Design uart_edge_detection, start of the top module:
module uart_edge_detection (
    input logic clk,           
    input logic rst_n,         
    input logic uart_rx,       
    output logic uart_tx,      
    output logic led_rx,       
    output logic led_tx,       
    output logic data_ready    
);
    parameter CLOCK_FREQ = 50000000;    
    parameter BAUD_RATE  = 115200;
    parameter BAUD_DIV   = CLOCK_FREQ / BAUD_RATE;
    parameter THRESHOLD  = 4;           
    logic [7:0] rx_data;
    logic rx_done;
    logic [7:0] processed_data;
    logic tx_start;
    logic tx_busy;
    logic [7:0] image_data [0:63];     
    logic [7:0] conv_result [0:35];    
    logic [5:0] rx_counter;            
    logic [5:0] tx_counter;            
    typedef enum logic [1:0] {IDLE, RECEIVE, PROCESS, SEND} state_t;
    state_t state, next_state;
    uart_rx #(
        .BAUD_DIV(BAUD_DIV)
    ) uart_receiver (
        .clk(clk),
        .rst_n(rst_n),
        .rx(uart_rx),
        .data_out(rx_data),
        .data_valid(rx_done)
    );
    uart_tx #(
        .BAUD_DIV(BAUD_DIV)
    ) uart_transmitter (
        .clk(clk),
        .rst_n(rst_n),
        .tx_start(tx_start),
  ...
Size in the first run: about 1200 cells after synthesis, about 180 flip-flops, ~13000 um^2 of cells after synthesis.
Settings: LEC_CHECK=0, CAP_MARGIN=20, CORE_MARGIN=2, CORE_UTILIZATION=72, CTS_CLUSTER_DIAMETER=375, CTS_CLUSTER_SIZE=21, PLACE_DENSITY=0.42, SETUP_SLACK_MARGIN=0.48, SLEW_MARGIN=20; clock period 3.2 ns.
run.sh (not shown) runs the stock make flow with config.mk's settings and CLKGATE_MAP_FILE=.
Edit:
- CORE_UTILIZATION: 72 -> 65
- CTS_CLUSTER_DIAMETER: 375 -> not set
- CTS_CLUSTER_SIZE: 21 -> not set
- PLACE_DENSITY: 0.42 -> not set
- SETUP_SLACK_MARGIN: 0.48 -> not set
- clock period: 3.2 -> 16.3 ns (I/O delays scaled with it)
Result: Global-route usage is lower by 6.3 points. Power came out lower by 81%. Non-clock buffer count falls by 119. Sequential cell count is unchanged. Setup slack gets better by 11000 ps. Clock power fell by 82%. Area after synthesis stays the same. Clock skew stays flat. Critical path depth goes down by 8. Design area falls by 8.3%.

========
Setup of exp/umber:
The RTL this note starts from:
==> flow/design.v <==
module uart_tx #(
    parameter BAUD_DIV = 434
) (
    input logic clk,
    input logic rst_n,
    input logic tx_start,
    input logic [7:0] data_in,
    output logic tx_busy,
    output logic tx
);
    logic [9:0] tx_shift;   
    logic [3:0] bit_count;
    logic [11:0] baud_counter;
    logic tx_active;
    always_ff @(posedge clk or negedge rst_n) begin
        if (!rst_n) begin
            tx_active <= 0;
            baud_counter <= 0;
            tx_busy <= 0;
            tx <= 1;   
        end else begin
            if (tx_start && !tx_active) begin
                tx_active <= 1;
                tx_shift <= {1'b1, data_in, 1'b0};   
                baud_counter <= BAUD_DIV;
                bit_count <= 0;
                tx_busy <= 1;
            end else if (tx_active) begin
                if (baud_counter == 0) begin
                    baud_counter <= BAUD_DIV;
                    tx <= tx_shift[0];   
                    tx_shift <= {1'b1, tx_shift[9:1]};   
                    bit_count <= bit_count + 1;
                    if (bit_count == 9) begin   
                        tx_active <= 0;
                        tx_busy <= 0;
                    end
                end else begin
                    baud_counter <= baud_counter - 1;
                end
            end
        end
    end
endmodule
module uart_rx #(
    parameter BAUD_DIV = 434   
) (
    input logic clk,
    input logic rst_n,
    input logic rx,
    output logic [7:0] data_out,
    output logic data_valid,
	 	output logic [7:0] leds
);
    logic [11:0] baud_counter;
    logic [3:0] bit_count;
    logic [7:0] rx_shift;
    logic rx_active;
    always_ff @(posedge clk or negedge rst_n) begin
        if (!rst_n) begin
            baud_counter <= 0;
            bit_count <= 0;
            rx_active <= 0;
            data_valid <= 0;
            rx_shift <= 8'b0;   
        end else begin
            if (!rx_active && !rx) begin
                rx_active <= 1;
                baud_counter <= BAUD_DIV / 2;
                bit_count <= 0;
                rx_shift <= 8'b0;   
            end else if (rx_active) begin
                if (baud_counter == 0) begin
                    baud_counter <= BAUD_DIV;
                    if (bit_count < 9) begin
                        rx_shift <= {rx, rx_shift[7:1]};   
                        bit_count <= bit_count + 1;
                    end else begin
                        rx_active <= 0;
                        data_out <= rx_shift;  
								leds <= rx_shift;
                        data_valid <= 1;
                    end
                end else begin
                    baud_counter <= baud_counter - 1;
                end
            end else begin
                data_valid <= 0;
            end
        end
    end
endmodule
module uart_edge_detection (
    input logic clk,           
    input logic rst_n,         
    input logic uart_rx,       
    output logic uart_tx,      
    output logic led_rx,       
    output logic led_tx,       
    output logic data_ready    
);
    parameter CLOCK_FREQ = 50000000;    
    parameter BAUD_RATE  = 115200;
    parameter BAUD_DIV   = CLOCK_FREQ / BAUD_RATE;
    parameter THRESHOLD  = 4;           
    logic [7:0] rx_data;
    logic rx_done;
    logic [7:0] processed_data;
    logic tx_start;
    logic tx_busy;
    logic [7:0] image_data [0:63];     
    logic [7:0] conv_result [0:35];    
    logic [5:0] rx_counter;            
    logic [5:0] tx_counter;            
    typedef enum logic [1:0] {IDLE, RECEIVE, PROCESS, SEND} state_t;
    state_t state, next_state;
    uart_rx #(
        .BAUD_DIV(BAUD_DIV)
    ) uart_receiver (
        .clk(clk),
        .rst_n(rst_n),
        .rx(uart_rx),
        .data_out(rx_data),
        .data_valid(rx_done)
    );
    uart_tx #(
        .BAUD_DIV(BAUD_DIV)
    ) uart_transmitter (
        .clk(clk),
        .rst_n(rst_n),
        .tx_start(tx_start),
        .data_in(processed_data),
        .tx_busy(tx_busy),
        .tx(uart_tx)
    );
    always_ff @(posedge clk or negedge rst_n) begin
        if (!rst_n)
            state <= IDLE;
        else
            state <= next_state;
    end
    always_comb begin
        case (state)
            IDLE:      next_state = (rx_done) ? RECEIVE : IDLE;
            RECEIVE:   next_state = (rx_counter == 6'd63 && rx_done) ? PROCESS : RECEIVE;
            PROCESS:   next_state = SEND;
            SEND:      next_state = (tx_counter == 6'd36 && !tx_busy) ? IDLE : SEND;
            default:   next_state = IDLE;
        endcase
    end
    always_ff @(posedge clk or negedge rst_n) begin
        if (!rst_n) begin
            rx_counter <= 6'd0;
        end else if ((state == IDLE || state == RECEIVE) && rx_done) begin
            image_data[rx_counter] <= rx_data;
            rx_counter <= rx_counter + 1;
        end else if (state == IDLE) begin
            rx_counter <= 6'd0;
        end
    end
    integer i, j, k, l;
    reg [3:0] sum;
    always_ff @(posedge clk or negedge rst_n) begin
        if (!rst_n) begin
            for (i = 0; i < 36; i = i + 1)
                conv_result[i] <= 8'd0;
        end else if (state == PROCESS) begin
            for (i = 0; i < 6; i = i + 1) begin
                for (j = 0; j < 6; j = j + 1) begin
                    sum = 0;
                    for (k = 0; k < 3; k = k + 1) begin
                        for (l = 0; l < 3; l = l + 1) begin
                            sum = sum + image_data[(i + k) * 8 + (j + l)][0];
                        end
                    end
                    conv_result[i * 6 + j] <= (sum >= THRESHOLD) ? 8'b1 : 8'b0;
                end
            end
        end
    end
    always_ff @(posedge clk or negedge rst_n) begin
        if (!rst_n) begin
            tx_counter <= 6'd0;
            tx_start <= 1'b0;
            processed_data <= 8'd0;
        end else if (state == SEND) begin
            if (!tx_busy && !tx_start) begin
                tx_start <= 1'b1;
                processed_data <= conv_result[tx_counter];
                tx_counter <= tx_counter + 1;
            end else if (tx_start && tx_busy) begin
                tx_start <= 1'b0;
            end
        end else begin
            tx_counter <= 6'd0;
            tx_start <= 1'b0;
        end
    end
    always_ff @(posedge clk or negedge rst_n) begin
        if (!rst_n) begin
            led_rx <= 1'b0;
            led_tx <= 1'b0;
            data_ready <= 1'b0;
        end else begin
            led_rx <= (state == RECEIVE) ? rx_done : 1'b0;
            led_tx <= (state == SEND) ? ~tx_busy : 1'b0;
            data_ready <= (state == SEND);  
        end
    end
endmodule
export LEC_CHECK = 0
export CAP_MARGIN = 20
export CORE_MARGIN = 2
export CORE_UTILIZATION = 72
export SETUP_SLACK_MARGIN = 0.41
export SLEW_MARGIN = 20
create_clock -name core_clock -period 3.19 [get_ports {clk}]
exp/umber went all the way through synthesis, placement and routing and the layout is clean on timing, DRC and antenna.
What exp/willow does differently from exp/umber at the input level:
- putting ABC_AREA at 1 where nothing was set
- putting PLACE_DENSITY_LB_ADDON at 0.22 where nothing was set
- putting CTS_CLUSTER_SIZE at 71 where nothing was set
Results
- Ran to the end and failed final checks on setup timing: exp/willow.
- Summary — arrival time reported for the critical path endpoint, exp/willow relative to exp/umber: higher, by 320 ps.
- Worst-case headroom to the max-slew limit on exp/willow is behind exp/umber.
- Compared with exp/umber, in exp/willow cell count grew by about 7%; number of instances in the synthesized netlist rose by 7.2%; worst hold slack shows an increase of 190 ps; clock period minus final worst setup slack went up.
- Compared with exp/umber, in exp/willow routed wire length moved up, area after synthesis moved up.
## Diff of input files: exp/indigo against exp/willow
- changing CAP_MARGIN from 20 to 40
- changing CTS_CLUSTER_SIZE from 71 to 10
- removing ABC_AREA (formerly 1)
- removing PLACE_DENSITY_LB_ADDON (formerly 0.22)
- changing SETUP_SLACK_MARGIN from 0.41 to 0.76
- setting PLACE_DENSITY to 0.38 for the first time
Of exp/indigo and exp/willow, only exp/willow fails to finish with a clean layout. Compared with exp/willow, in exp/indigo worst hold-check slack decreased by 210 ps relative to the old numbers; net switching fraction of the power shows an increase of 1.0 points; power higher; routing usage on met3 shrank by 2.6 points. Average detailed-routed wire length per instance down about 22% in exp/indigo wrt exp/willow. When the final numbers for exp/indigo and exp/willow were put side by side, the vias after detailed routing turned out to be smaller in exp/indigo. Count of TritonRoute iterations in the first routing pass, exp/indigo and exp/willow: larger value in exp/willow. Diff exp/willow -> exp/indigo: global-route wire length before repair lost about 16%; worst setup skew after layout -6.4 ps.
Inputs modified between exp/indigo and exp/sierra:
- PLACE_DENSITY removed (was 0.38)
- CAP_MARGIN changed from 40 to 20
### Flow results
- exp/indigo -> exp/sierra: fraction of cell area in non-clock buffers delta 0, exact match
- Diff exp/sierra..exp/indigo | setup slack | unchanged
- The total routing usage reported by global routing of exp/sierra and that of exp/indigo are within noise of each other.
- Taking exp/indigo as the reference, in exp/sierra global-route congestion overflow total essentially unchanged; fraction of met1 tracks used by global routing essentially unchanged; total of flip-flops plus latches after synthesis essentially unchanged; area fraction in mux cells essentially unchanged; average wire per standard cell essentially unchanged.
- Changes observed in exp/sierra relative to exp/indigo: slew of the pin with the lowest slew margin shows no meaningful change, reported sequential group power essentially unchanged.
No activity file was given, so power comes from the tool's default toggle rates.
